Design color_centroid, start of the top module:
module color_centroid
  (
    input         clk,
    input         rst,           
    input  [2:0]  rgbfilter,     
    input         new_frame_i,   
    output [14:0] orig_addr,
    input  [11:0] orig_pxl,
    output        proc_we,
    output [14:0] proc_addr,
    output [11:0] proc_pxl,
    output [7:0]  centroid,
    output        new_centroid,
    output [2:0]  proximity
  );
  localparam c_img_cols      = 160;
  localparam c_img_rows      = 120;
  localparam c_img_pxls      = c_img_cols * c_img_rows;
  localparam c_nb_img_cols   = 8;
  localparam c_nb_img_rows   = 7;
  localparam c_nb_img_pxls   = 15;
  localparam c_outframe_cols = 16;
  localparam c_outframe_rows = 8;
  localparam c_inframe_cols  = c_img_cols-2*c_outframe_cols;  
  localparam c_inframe_rows  = c_img_rows-2*c_outframe_rows;  
  localparam c_inframe_pxls  = c_inframe_cols * c_inframe_rows;  
  localparam c_nb_inframe_pxls = 14;
  localparam c_hist_bins     = 8;
  localparam c_nb_hist_bins  = 3;
  localparam c_nb_hist_val   = 11;
  localparam c_nb_centroid   = 8;
  localparam c_nb_prox       = 3;
  localparam c_nb_buf_red    = 4;
  localparam c_nb_buf_green  = 4;
  localparam c_nb_buf_blue   = 4;
  localparam c_nb_buf        = 12;
  wire [c_nb_hist_val-1:0] colorpxls_bin0;
  wire [c_nb_hist_val-1:0] colorpxls_bin7;
  wire [c_nb_inframe_pxls-1:0] colorpxls;
  wire [c_nb_inframe_pxls-2:0] colorpxls_left;
  ...
clock: 2.95 ns
lec_check: 0
abc_area: 1
cap_margin: 20
core_aspect_ratio: 1.04
core_margin: 2
core_utilization: 72
min_routing_layer: met1
place_density: 0.76
setup_slack_margin: -0.29
slew_margin: 40
run.sh (not shown) runs the stock make flow with config.mk's settings and CLKGATE_MAP_FILE=.
The baseline produced a layout that fails on setup timing.
Change:
==> flow/config.mk (replaced) <==
export PLATFORM = sky130hd
export DESIGN_NAME = color_centroid
export DESIGN_NICKNAME = color_centroid
export VERILOG_FILES = /design/flow/design.v
export SDC_FILE = /design/flow/constraint.sdc
export NUM_CORES = 4
export LEC_CHECK = 0
export CAP_MARGIN = 20
export CORE_MARGIN = 2
export CORE_UTILIZATION = 72
export CTS_CLUSTER_DIAMETER = 64
export CTS_CLUSTER_SIZE = 10
export SETUP_SLACK_MARGIN = 0.82
export SLEW_MARGIN = 40
==> flow/constraint.sdc (replaced) <==
create_clock -name core_clock -period 2.79 [get_ports {clk}]
set_input_delay 0.5580 -clock core_clock [delete_from_list [all_inputs] [get_ports {clk}]]
set_output_delay 0.5580 -clock core_clock [all_outputs]
set_load 0.01 [all_outputs]
After rerunning:
- This time the run died in 4_1_cts, error DPL-0033
- area after synthesis goes down by 4.1%
- synthesized cell count goes down by 22%
- die size goes down by 4.0%
Change:
--- a/flow/config.mk
+++ b/flow/config.mk
@@ -9,6 +9,3 @@
 export CORE_MARGIN = 2
-export CORE_UTILIZATION = 72
-export CTS_CLUSTER_DIAMETER = 64
-export CTS_CLUSTER_SIZE = 10
-export SETUP_SLACK_MARGIN = 0.82
-export SLEW_MARGIN = 40
+export CORE_UTILIZATION = 40
+export SLEW_MARGIN = 20
==> flow/constraint.sdc (replaced) <==
create_clock -name core_clock -period 5.31 [get_ports {clk}]
set_input_delay 1.0620 -clock core_clock [delete_from_list [all_inputs] [get_ports {clk}]]
set_output_delay 1.0620 -clock core_clock [all_outputs]
set_load 0.01 [all_outputs]
The changed run passed the timing, DRC and antenna checks.
Synthesized area stays the same.
Die area goes up by 78%.
Synthesized cell count stays the same.

## try-violet
Starting RTL as in the previous note.
make LEC_CHECK=0 ABC_AREA=1 CAP_MARGIN=20 CELL_PAD_IN_SITES_DETAIL_PLACEMENT=1 CORE_MARGIN=7 CORE_UTILIZATION=16 CTS_CLUSTER_SIZE=29 GPL_TIMING_DRIVEN=0 HOLD_SLACK_MARGIN=0.1 MAX_ROUTING_LAYER=met4 MIN_ROUTING_LAYER=met2 PLACE_DENSITY_LB_ADDON=0.07 SLEW_MARGIN=25 finish   # period 7.02 ns
## Diff of input files: try-amber against try-violet
- removing CELL_PAD_IN_SITES_DETAIL_PLACEMENT (formerly 1)
- removing GPL_TIMING_DRIVEN (formerly 0)
- removing CTS_CLUSTER_SIZE (formerly 29)
- changing CORE_MARGIN from 7 to 2
- removing PLACE_DENSITY_LB_ADDON (formerly 0.07)
- removing HOLD_SLACK_MARGIN (formerly 0.1)
- removing ABC_AREA (formerly 1)
- removing MIN_ROUTING_LAYER (formerly met2)
- changing CORE_UTILIZATION from 16 to 54
- removing MAX_ROUTING_LAYER (formerly met4)
- changing SLEW_MARGIN from 25 to 35
- changing the clock period (ns, I/O delays scaled along) from 7.02 to 10.0
try-amber against try-violet; global-route wire length before repair is down by more than a quarter.
Going from try-violet to try-amber, met1 wire length grows by 23 mm.
Clock skew: try-violet and try-amber compared, higher one is try-violet
For number of global-route vias before repair, dividing the value from try-amber by the value from try-violet gives 0.49.
diff inputs: try-amber => try-zinc
- SLEW_MARGIN: 35 -> 20
- CORE_UTILIZATION: 54 -> 40
- the clock period (ns, I/O delays scaled along): 10.0 -> 9.44
Results
- try-amber and try-zinc all finish clean.
- For met3 wire length, dividing the value from try-zinc by the value from try-amber gives 1.10.
- Of try-amber and try-zinc, the run reporting the higher non-clock buffer count was try-amber.
- try-zinc vs try-amber — final area climbed slightly
- Diff try-amber -> try-zinc: logic share of the area went down 0.75 points; x dimension of the die went up 16%.
The inputs of try-nickel differ from those of try-zinc as listed below.
- swapping 40 for 70 in CORE_UTILIZATION
- swapping 9.44 for 4.41 in the clock period (ns, I/O delays scaled along)
Notes after the runs:
- try-nickel vs. try-zinc: worst slew margin relative to its limit went up by 3.2 points.
- Share of final layout cell area taken by non-clock buffers is higher on try-nickel
- Max total met3 wirelength after detailed routing across try-nickel and try-zinc: try-nickel
The inputs of try-willow differ from those of try-nickel as listed below.
- PLACE_DENSITY: unset -> 0.65
- CORE_UTILIZATION: 70 -> 72
- ABC_AREA: unset -> 1
- CTS_CLUSTER_DIAMETER: unset -> 242
- the clock period (ns, I/O delays scaled along): 4.41 -> 3.25
==> comparison <==
The higher peak fanout along the critical path came out of try-willow.
try-willow ended with less switching fraction of total power than try-nickel.
try-nickel has lower count of instantiated cells in the yosys netlist than try-willow.
Taking try-nickel as the reference point, the clock insertion delay at the later pin of the skew report of try-willow rises by 20 ps.
try-willow finished all stages; however, its layout fails the closing checks, the failures being setup timing.
The estimated power of try-willow ends up higher than the estimate for try-nickel.
Between try-nickel and try-willow, share of cell area taken by flip-flops and latches is lower for try-willow, try-nickel comes in above that.
For the and-or/or-and share of the synthesized area, try-willow came in 1.0 points lower than try-nickel did.
Going from try-nickel to try-willow, summed instance area of the synthesized netlist grows by 890 sq um.
Power figures rest on the tool's default switching activity, not on a simulated workload.
